==> inputs of fjord <==
// IOTDF
module IOTDF( clk, rst, in_en, iot_in, fn_sel, busy, valid, iot_out);
==> flow/config.mk <==
export PLATFORM = sky130hd
export DESIGN_NAME = IOTDF
export DESIGN_NICKNAME = IOTDF
export VERILOG_FILES = /design/flow/design.v
export SDC_FILE = /design/flow/constraint.sdc
export NUM_CORES = 4
export LEC_CHECK = 0
export CAP_MARGIN = 20
export CORE_MARGIN = 2
export CORE_UTILIZATION = 70
export CTS_CLUSTER_SIZE = 49
export PLACE_DENSITY_LB_ADDON = 0.0
export SLEW_MARGIN = 20
==> flow/constraint.sdc <==
create_clock -name core_clock -period 5.89 [get_ports {clk}]
set_input_delay 1.1780 -clock core_clock [delete_from_list [all_inputs] [get_ports {clk}]]
set_output_delay 1.1780 -clock core_clock [all_outputs]
set_load 0.01 [all_outputs]
run.sh (not shown) runs the stock make flow with config.mk's settings and CLKGATE_MAP_FILE=.
==> inputs of garnet, as changes to fjord <==
- ABC_AREA: default -> 1
- CELL_PAD_IN_SITES_DETAIL_PLACEMENT: default -> 2
- CELL_PAD_IN_SITES_GLOBAL_PLACEMENT: default -> 1
- CORE_ASPECT_RATIO: default -> 1.04
- CORE_MARGIN: 2 -> 8
- CORE_UTILIZATION: 70 -> 23
- CTS_CLUSTER_DIAMETER: default -> 329
- CTS_CLUSTER_SIZE: 49 -> 66
- GPL_ROUTABILITY_DRIVEN: default -> 1
- GPL_TIMING_DRIVEN: default -> 1
- MAX_ROUTING_LAYER: default -> met4
- MIN_ROUTING_LAYER: default -> met1
- PLACE_DENSITY: default -> 0.81
- PLACE_DENSITY_LB_ADDON: 0.0 -> default
- SETUP_SLACK_MARGIN: default -> 2.42
- SLEW_MARGIN: 20 -> 5
==> flow/constraint.sdc (replaced) <==
create_clock -name core_clock -period 8.08 [get_ports {clk}]
set_input_delay 1.6160 -clock core_clock [delete_from_list [all_inputs] [get_ports {clk}]]
set_output_delay 1.6160 -clock core_clock [all_outputs]
set_load 0.01 [all_outputs]
==> inputs of ember, as changes to fjord <==
- CORE_UTILIZATION: 70 -> 58
- CTS_CLUSTER_SIZE: 49 -> default
- PLACE_DENSITY_LB_ADDON: 0.0 -> default
==> flow/constraint.sdc (replaced) <==
create_clock -name core_clock -period 5.18 [get_ports {clk}]
set_input_delay 1.0360 -clock core_clock [delete_from_list [all_inputs] [get_ports {clk}]]
set_output_delay 1.0360 -clock core_clock [all_outputs]
set_load 0.01 [all_outputs]
==> results <==
Postcts setup bufs: fjord 187; ember 127; garnet 234
Outcome: fjord aborted with a tool error; ember finished with violations; garnet aborted with a tool error
Stage where the flow stopped: fjord global routing; ember -; garnet global routing
Violated checks: fjord -; ember negative setup slack; garnet -
Netlist cell types: fjord 118; ember 118; garnet 49
Area fraction in compound gates: fjord 0.1942; ember 0.1942; garnet 0.1031
Width of the chip: fjord 343.4 µm; ember 376.9 µm; garnet 634 µm
Nets in the synthesized netlist: fjord 9372; ember 9372; garnet 14600
Cell Area, Placed: fjord 0.08833 mm²; ember 0.09624 mm²; garnet 0.09911 mm²
Gpl congestion: fjord 1.050; ember 1.050; garnet 1.091
Cts bufs inserted: fjord 132; ember 138; garnet 21
Worst slack at placement: fjord -561.5 ps; ember -1011 ps; garnet 962.1 ps
Most used standard cell by instance count after synthesis: fjord sky130_fd_sc_hd__ha_1; ember sky130_fd_sc_hd__ha_1; garnet sky130_fd_sc_hd__nand2_1
Portion of synthesized cell area occupied by the leading cell type: fjord 0.2402; ember 0.2402; garnet 0.2120
Mapped Cells: fjord 8328; ember 8328; garnet 13550
Number of instances resized during post-cts repair: fjord 889; ember 1084; garnet 1239
Synthesized area per cell: fjord 9.684 µm²; ember 9.684 µm²; garnet 6.740 µm²
Post-synthesis chip area from yosys: fjord 0.08065 mm²; ember 0.08065 mm²; garnet 0.09136 mm²
Syn Std Cell Area: fjord 0.08065 mm²; ember 0.08065 mm²; garnet 0.09136 mm²
CORE AREA: fjord 0.1143 mm²; ember 0.1377 mm²; garnet 0.3963 mm²
Vertical die dimension: fjord 343.4 µm; ember 376.9 µm; garnet 658.7 µm
Synthesized-area fraction occupied by adder cells: fjord 0.1599; ember 0.1599; garnet 0.1411
